==> flow/design.v (excerpt) <==
module datapath (clk, writenum, readnum, write, datapath_in, vsel, loada, loadb, loadc, shift, asel, bsel, ALUop, loads, Z_out, datapath_out);
export LEC_CHECK = 0
export ABC_AREA = 1
export CAP_MARGIN = 20
export CELL_PAD_IN_SITES_GLOBAL_PLACEMENT = 2
export CORE_ASPECT_RATIO = 0.5
export CORE_MARGIN = 10
export CORE_UTILIZATION = 45
export CTS_CLUSTER_DIAMETER = 356
export CTS_CLUSTER_SIZE = 98
export PLACE_DENSITY = 0.38
export SETUP_SLACK_MARGIN = 1.19
export SLEW_MARGIN = 20
export TNS_END_PERCENT = 5
create_clock -name core_clock -period 5.5 [get_ports {clk}]
run.sh (not shown) runs the stock make flow with config.mk's settings and CLKGATE_MAP_FILE=.
Then changed:
ABC_AREA = not set   (was 1)
CELL_PAD_IN_SITES_GLOBAL_PLACEMENT = not set   (was 2)
CORE_ASPECT_RATIO = not set   (was 0.5)
CORE_MARGIN = 2   (was 10)
CORE_UTILIZATION = 40   (was 45)
CTS_CLUSTER_DIAMETER = not set   (was 356)
CTS_CLUSTER_SIZE = not set   (was 98)
PLACE_DENSITY = not set   (was 0.38)
SETUP_SLACK_MARGIN = not set   (was 1.19)
TNS_END_PERCENT = not set   (was 5)
clock period = 5.29 ns   (was 5.5 ns; I/O delays follow)
Result: Final area came out higher by 6.0%; core utilization drops by 1.9 points; count of clock-buffer cells in the layout climbs by 1; global-route usage fell by 0.10 points; die area came out lower by 11%.
Then changed:
clock period = 5.5 ns   (was 5.29 ns; I/O delays follow)
Effect: Clock power falls by about 7%. Worst hold slack got worse by 0.0046 ns. Global-route usage rises by 0.22 points. Non-clock buffer count falls by 20. Routed wire length stays flat. Design area falls by 2.1%. Clock-buffer cell count does not change. First-iteration DRC count rises by 33%. Final cell count falls by 1.8%. Die size does not change.
Then changed:
CORE_UTILIZATION = 64   (was 40)
SETUP_SLACK_MARGIN = 0.89   (was not set)
clock period = 3.05 ns   (was 5.5 ns; I/O delays follow)
The new run completed and failed the layout checks on setup timing.
Total power increases by 100%.
Cell count climbs by 2.2%.
Die size fell by 37%.
Wire length climbs by about 70%.
Via count came out higher by about 40%.
Global-route usage came out higher by 28 points.
Critical path depth is unchanged.
Utilization rises by 41 points.
Setup slack loses 2.6 ns.
Register-to-register slack degrades by 3.2 ns.
Area after synthesis stays the same.

* * *

== v39 ==
Starting RTL as in the previous note.
Settings: LEC_CHECK=0, CAP_MARGIN=20, CELL_PAD_IN_SITES_GLOBAL_PLACEMENT=1, CORE_ASPECT_RATIO=1.76, CORE_MARGIN=3, CORE_UTILIZATION=53, CTS_CLUSTER_SIZE=83, GPL_ROUTABILITY_DRIVEN=0, MAX_ROUTING_LAYER=met4, PLACE_DENSITY=0.65, SLEW_MARGIN=40, TNS_END_PERCENT=15; clock period 3.65 ns.
Final checks on v39, whose flow otherwise completed, came back failing, citing negative setup slack.
diff inputs: v39 => v20
# v39
export LEC_CHECK = 0
export CAP_MARGIN = 20
export CELL_PAD_IN_SITES_GLOBAL_PLACEMENT = 1
export CORE_ASPECT_RATIO = 1.76
export CORE_MARGIN = 3
export CORE_UTILIZATION = 53
export CTS_CLUSTER_SIZE = 83
export GPL_ROUTABILITY_DRIVEN = 0
export MAX_ROUTING_LAYER = met4
export PLACE_DENSITY = 0.65
export SLEW_MARGIN = 40
export TNS_END_PERCENT = 15
create_clock -name core_clock -period 3.65 [get_ports {clk}]
# v20
export LEC_CHECK = 0
export CAP_MARGIN = 20
export CORE_MARGIN = 2
export CORE_UTILIZATION = 58
export SLEW_MARGIN = 20
create_clock -name core_clock -period 2.97 [get_ports {clk}]
Notes after the runs:
- Each of v39 and v20 falls short of a clean finish.
- What the final checks of v20 revealed, after a flow that finished every stage, was a layout that fails on negative setup slack.
- Every stage of v39 finished as expected; the final checks, on the other hand, flagged negative setup slack, which means the layout fails.
- Reported for v39 and v20, netlist area before placement turned out identical to the last digit.
- Total sequential power: v20 > v39
- Relative to v39, the synthesis-to-layout area growth of v20 is higher by 5.2 points.
Input changes introduced in v53 (baseline for comparison: v20):
# v20
export LEC_CHECK = 0
export CAP_MARGIN = 20
export CORE_MARGIN = 2
export CORE_UTILIZATION = 58
export SLEW_MARGIN = 20
create_clock -name core_clock -period 2.97 [get_ports {clk}]
# v53
export LEC_CHECK = 0
export CAP_MARGIN = 20
export CORE_MARGIN = 2
export CORE_UTILIZATION = 68
export SETUP_SLACK_MARGIN = -0.29
export SLEW_MARGIN = 20
create_clock -name core_clock -period 4.37 [get_ports {clk}]
[summary]
v53 did not finish: a tool error stopped it during 4_1_cts. From the logs: v20 reached the end of the flow and failed the layout checks with negative setup slack. Compared with v20, in v53 overall die width fell about 7%; top-level port count did not really move; distinct cell type count of the synthesized netlist roughly the same. Diff v20 -> v53: routability congestion estimate from global placement increased about 5%, cell total after placement decreased 71.
The inputs of v59 differ from those of v53 as listed below.
# v53
export LEC_CHECK = 0
export CAP_MARGIN = 20
export CORE_MARGIN = 2
export CORE_UTILIZATION = 68
export SETUP_SLACK_MARGIN = -0.29
export SLEW_MARGIN = 20
create_clock -name core_clock -period 4.37 [get_ports {clk}]
# v59
export LEC_CHECK = 0
export CAP_MARGIN = 20
export CORE_MARGIN = 2
export CORE_UTILIZATION = 65
export MAX_ROUTING_LAYER = met4
export SLEW_MARGIN = 20
export TNS_END_PERCENT = 5
create_clock -name core_clock -period 2.97 [get_ports {clk}]
- Ran to the end and failed final checks on negative setup slack: v59.
- [v59] x dimension of the die rose 2.2% relative to v53
- v59 ends up with a share of the core filled by cells before placement that is 2.9 points lower than in v53.
- In terms of cell area after synthesis, v53 and v59 differ only marginally.
- Diff v53 -> v59 | height of the die | increase of 2.7 um
- | instance count after placement with tap cells included | higher: v59 |
- v59 against v53: pre-CTS setup slack shows a reduction of 1.17 ns; die area up 650 um^2; placed instance area now sits higher.
- Re placeable core area: v59 and v53 aren't equal, and the higher value belongs to v59.
The inputs of v8 differ from those of v59 as listed below.
# v59
export LEC_CHECK = 0
export CAP_MARGIN = 20
export CORE_MARGIN = 2
export CORE_UTILIZATION = 65
export MAX_ROUTING_LAYER = met4
export SLEW_MARGIN = 20
export TNS_END_PERCENT = 5
create_clock -name core_clock -period 2.97 [get_ports {clk}]
# v8
export LEC_CHECK = 0
export ABC_AREA = 1
export CAP_MARGIN = 20
export CORE_MARGIN = 2
export CORE_UTILIZATION = 65
export CTS_CLUSTER_SIZE = 85
export SETUP_SLACK_MARGIN = -0.09
export SLEW_MARGIN = 20
create_clock -name core_clock -period 2.94 [get_ports {clk}]
==> comparison <==
Finished, but not clean: v8, with negative setup slack.
Summary of v8 over v59: routed wire length picked up an extra 3000 um, area of the chip picked up an extra about 1.8%, via count picked up an extra 1513.
Of the two values seen for type of the worst setup path, in -> reg was produced by v8 and reg -> reg by v59.
Data-path buffer share of cell area in the final layout: v8 lower than v59
Power figures rest on the tool's default switching activity, not on a simulated workload.
